==> 08-12: inputs <==
## system_top
module system_top (
    input  wire         clk, 
    input  wire         rst,
    input  wire         rx,
    output wire         tx,
    input  wire         miso,
    output wire         sclk,
    output wire         mosi,
    output wire         cs_n,
    output wire         nrst_pd,
    output wire [4:0]   pwm_servos,  
    input  wire [4:0]   input_ir,
	output wire [4:0] led_busy,
	output wire         led1, led2
);
Settings: LEC_CHECK=0, CAP_MARGIN=20, CORE_MARGIN=2, CORE_UTILIZATION=72, CTS_CLUSTER_DIAMETER=363, CTS_CLUSTER_SIZE=21, HOLD_SLACK_MARGIN=-0.06, PLACE_DENSITY=0.66, SETUP_SLACK_MARGIN=-0.66, SLEW_MARGIN=20; clock period 6.52 ns.
run.sh (not shown) runs the stock make flow with config.mk's settings and CLKGATE_MAP_FILE=.
==> 02-16 (differences from 08-12) <==
==> flow/config.mk (replaced) <==
export PLATFORM = sky130hd
export DESIGN_NAME = system_top
export DESIGN_NICKNAME = system_top
export VERILOG_FILES = /design/flow/design.v
export SDC_FILE = /design/flow/constraint.sdc
export NUM_CORES = 4
export LEC_CHECK = 0
export CAP_MARGIN = 20
export CORE_MARGIN = 2
export CORE_UTILIZATION = 40
export SLEW_MARGIN = 20
==> flow/constraint.sdc (replaced) <==
create_clock -name core_clock -period 8.0 [get_ports {clk}]
set_input_delay 1.6000 -clock core_clock [delete_from_list [all_inputs] [get_ports {clk}]]
set_output_delay 1.6000 -clock core_clock [all_outputs]
set_load 0.01 [all_outputs]
==> results.json <==
{
  "status": "timing/DRC/antenna clean",
  "crit_required_ns": 8.31,
  "crit_arrival_ns": 4.98,
  "cts_buffers": 101,
  "clock_power_share_pct": 46.6,
  "fmax_mhz": 214,
  "cpPeakStageDelay_ns": 0.73,
  "antenna_found_initial": 1,
  "period_used_pct": 58.5,
  "pwr-share-seq_pct": 50.4,
  "finClkSkew_ns": 0.0244,
  "power_mw": 10.6,
  "combPwrFrac_pct": 3.0,
  "slowest_stage": "dfxtp_1",
  "fin_hold_ws_ns": 0.333,
  "placed_cells": 5302,
  "gr-usage-met1_pct": 22.5,
  "cp-endpoint": "comm_inst.handler.tx_buf[4][0]"
}
Source of the figures above: 02-16

==> results.json <==
{
  "status": "timing/DRC/antenna clean",
  "combPwrFrac_pct": 3.8,
  "finClkSkew_ns": 0.0180,
  "fin_hold_ws_ns": 0.356,
  "fmax_mhz": 211,
  "placed_cells": 4662,
  "crit_arrival_ns": 5.01,
  "cpPeakStageDelay_ns": 0.77,
  "cts_buffers": 52,
  "gr-usage-met1_pct": 39.4,
  "power_mw": 10.4,
  "period_used_pct": 72.8,
  "antenna_found_initial": 0,
  "cp-endpoint": "comm_inst.handler.tx_buf[4][7]"
}
Source of the figures above: 08-12


* * *

==> v24 <==
Starting RTL as in the previous note.
## system_top
module system_top (
    input  wire         clk, 
    input  wire         rst,
    input  wire         rx,
    output wire         tx,
    input  wire         miso,
    output wire         sclk,
    output wire         mosi,
    output wire         cs_n,
    output wire         nrst_pd,
    output wire [4:0]   pwm_servos,  
    input  wire [4:0]   input_ir,
	output wire [4:0] led_busy,
	output wire         led1, led2
);
clock: 2.68 ns
lec_check: 0
abc_area: 1
cap_margin: 20
core_margin: 2
core_utilization: 72
cts_cluster_diameter: 398
cts_cluster_size: 10
hold_slack_margin: 0.29
place_density: 0.37
setup_slack_margin: 0.49
slew_margin: 20
tns_end_percent: 10
==> v38 (differences from v24) <==
Settings changed: ABC_AREA 1 to unset, CORE_UTILIZATION 72 to 40, CTS_CLUSTER_DIAMETER 398 to unset, CTS_CLUSTER_SIZE 10 to unset, HOLD_SLACK_MARGIN 0.29 to unset, PLACE_DENSITY 0.37 to unset, SETUP_SLACK_MARGIN 0.49 to unset, TNS_END_PERCENT 10 to unset.
==> flow/constraint.sdc (replaced) <==
create_clock -name core_clock -period 3.2 [get_ports {clk}]
set_input_delay 0.6400 -clock core_clock [delete_from_list [all_inputs] [get_ports {clk}]]
set_output_delay 0.6400 -clock core_clock [all_outputs]
set_load 0.01 [all_outputs]
==> qor summary <==
quantity	v38	v24
Cell area after technology mapping	43720 um^2	44380 um^2
Number of OpenROAD warnings	57	60
Result of the run	timing/DRC/antenna clean	complete, but fails checks
Reasons for failing layout checks	-	negative setup slack
Area fraction in and, or, nand and nor cells	0.1589	0.1802
Number of buffers inserted for hold repair after clock tree synthesis	0	2
Worst R2R Start	comm_inst.rx_fifo.dout[2]	comm_inst.handler.tx_len[1]
Via count	29524	37187
Signal inverters	162	648
Final Wtd Congestion	0.8545	0.9391
Most instantiated library cell after synthesis	sky130_fd_sc_hd__dfxtp_1	sky130_fd_sc_hd__nor2_1
Path category of the worst min-delay check	primary input to register	register to register
Sequential cell power	13300 uW	16000 uW
Number of buffer and inverter instances along the worst setup path	3	6
Clock latency reported for the late side of the worst-skew pair	0.68 ns	0.70 ns
Post-synthesis average cell area	10.98 um^2	9.190 um^2
Power and IR drop assume default switching activity.
